Setup of try-tundra:
==> flow/design.v <==
module life16(
    input clk,
    input load,
    input [255:0] data,
    output reg [255:0] q);
reg [3:0] sum;    
always @(posedge clk) begin
    if (load) begin q <= data; end
    else begin
        for (integer count = 0 ; count < 256 ; count++) begin
        if (count == 0) begin
            sum = q[1] + q[15] + q[16] + q[17] + q[31] + q[240] + q[241] +  q[255]; 
        end else if (count == 15) begin
            sum = q[14] + q[16] + q[0] + q[31] + q[240] + q[254] + q[30]  + q[255];
        end else if (count == 240) begin
            sum = q[0] + q[1] + q[15] + q[239] + q[241] + q[224] + q[225] + q[255];
        end else if (count == 255) begin
            sum = q[0] + q[14] +  q[15] + q[224] + q[238] + q[240] + q[239] + q[254];
        end else if (count > 0 && count < 15) begin
            sum = q[count -1] + q[count +1] + q[count +16] + q[count +15] + q[count +17] + q[count + 240] + q[count +239] + q[count +241];
        end else if (count % 16 == 0) begin 
            sum = q[count -1] + q[count +1] + q[count +15] + q[count +16] + q[count +17] + q[count -15] + q[count -16] + q[count +31];
        end else if (count % 16 == 15)  begin
            sum = q[count -1] + q[count +1] + q[count +15] + q[count -15]  + q[count +16] + q[count -16] + q[count -17]  + q[count -31];
        end else if (count > 240 && count < 255) begin
            sum = q[count -1] + q[count +1] + q[count - 15] + q[count - 16] + q[count - 17] + q[count - 240] + q[count - 241] + q[count - 239];
        end else begin
            sum = q[count -1] + q[count +1] + q[count -15] + q[count -16]  + q[count -17] + q[count +15] + q[count +16] + q[count +17];
        end
        if ((sum == 0 || sum == 1) || (sum >= 4)) begin
         	q[count] <= 0;
    	end else if (sum == 3) begin
         	q[count] <= 1;
    	end
    end
    end
end
endmodule
make LEC_CHECK=0 ABC_AREA=1 CAP_MARGIN=20 CELL_PAD_IN_SITES_DETAIL_PLACEMENT=1 CORE_ASPECT_RATIO=1.71 CORE_MARGIN=7 CORE_UTILIZATION=26 CTS_CLUSTER_DIAMETER=334 GPL_TIMING_DRIVEN=0 HOLD_SLACK_MARGIN=0.27 MAX_ROUTING_LAYER=met5 MIN_ROUTING_LAYER=met1 SETUP_SLACK_MARGIN=-0.07 SLEW_MARGIN=15 finish   # period 5.0 ns
run.sh (not shown) runs the stock make flow with config.mk's settings and CLKGATE_MAP_FILE=.
try-tundra completed end to end with timing, DRC and antenna clean.
The following lists how try-onyx was set up differently from try-tundra:
- swapping 7 for 2 in CORE_MARGIN
- clearing CTS_CLUSTER_DIAMETER, which used to be 334
- swapping 26 for 72 in CORE_UTILIZATION
- clearing MIN_ROUTING_LAYER, which used to be met1
- clearing CELL_PAD_IN_SITES_DETAIL_PLACEMENT, which used to be 1
- swapping 15 for 20 in SLEW_MARGIN
- clearing GPL_TIMING_DRIVEN, which used to be 0
- clearing HOLD_SLACK_MARGIN, which used to be 0.27
- swapping -0.07 for -0.2 in SETUP_SLACK_MARGIN
- clearing CORE_ASPECT_RATIO, which used to be 1.71
- clearing MAX_ROUTING_LAYER, which used to be met5
- clearing ABC_AREA, which used to be 1
- swapping 5.0 for 2.15 in the clock period (ns, I/O delays scaled along)
### Flow results
- try-onyx did not finish: a tool error stopped it during clock tree synthesis.
- The lower sum of net half-perimeters after detailed placement of try-onyx and try-tundra is in try-onyx.
- | floorplan utilization | lower: try-tundra |
- In try-onyx the synthesized cell count turned out about 20% lower than in try-tundra.
- When try-onyx is set beside try-tundra, its chip area estimate from yosys synthesis turns out to be 3.5% smaller.
- The die used by try-onyx is smaller than the one used by try-tundra.
- The placed instance count in try-tundra is 1.3 times that in try-onyx.
- Core outline area on try-onyx is ahead of try-tundra.
- Number of nets in the synthesized netlist (try-onyx / try-tundra): 0.836
- try-onyx ends up with lower synthesized cell area than try-tundra does.
> inputs changed (try-onyx -> try-amber)
- an added TNS_END_PERCENT of 5
- an added ABC_AREA of 1
- a change of CAP_MARGIN from 20 to 10
- a change of SETUP_SLACK_MARGIN from -0.2 to 0.65
- a change of the clock period (ns, I/O delays scaled along) from 2.15 to 2.52
==> comparison <==
- Width of the die: try-amber > try-onyx
- try-amber and try-onyx ended up with nearly the same starting density of the core.
- On die height: try-amber sits above try-onyx.
- FAIL for each of try-amber and try-onyx
- try-onyx: DPL-0038 in clock tree synthesis -> run aborted
- try-amber | ERROR | global routing
- In try-amber the synthesized-area fraction occupied by and/or/nand/nor cells turned out 6.8 points higher than in try-onyx.
- try-amber vs. try-onyx: post-synth area from yosys stat shows an increase of 3.7%, proportion of synthesized area in mux cells shows a reduction of 4.5 points, count of different cell masters after synthesis shows a reduction of 3.
- Relative to try-onyx, the synthesized cell count of try-amber is higher by 27%.
- In the metrics for try-amber and try-onyx, the one carrying the lower area fraction in full adders, half adders and majority gates is try-amber.
- Number of cells in Yosys stat of try-amber exceeds that of try-onyx by more than a quarter.
The following lists how try-sierra was set up differently from try-amber:
- ABC_AREA removed (was 1)
- SETUP_SLACK_MARGIN changed from 0.65 to 0.21
- TNS_END_PERCENT removed (was 5)
Notes after the runs:
The log for try-sierra ends in clock tree synthesis with error DPL-0038, so the run never completed. Number of placed cells counting well taps: try-sierra lower than try-amber. try-amber -> try-sierra: die size decreased by a few percent. try-sierra against try-amber: synthesized-area fraction occupied by ao, oa, aoi and oai cells higher, post-synthesis mux area share higher, count of mapped cells out of synthesis lower, placed standard-cell area higher, core area lower. try-sierra — post-synthesis cell area 3.5% lower, try-amber as reference.
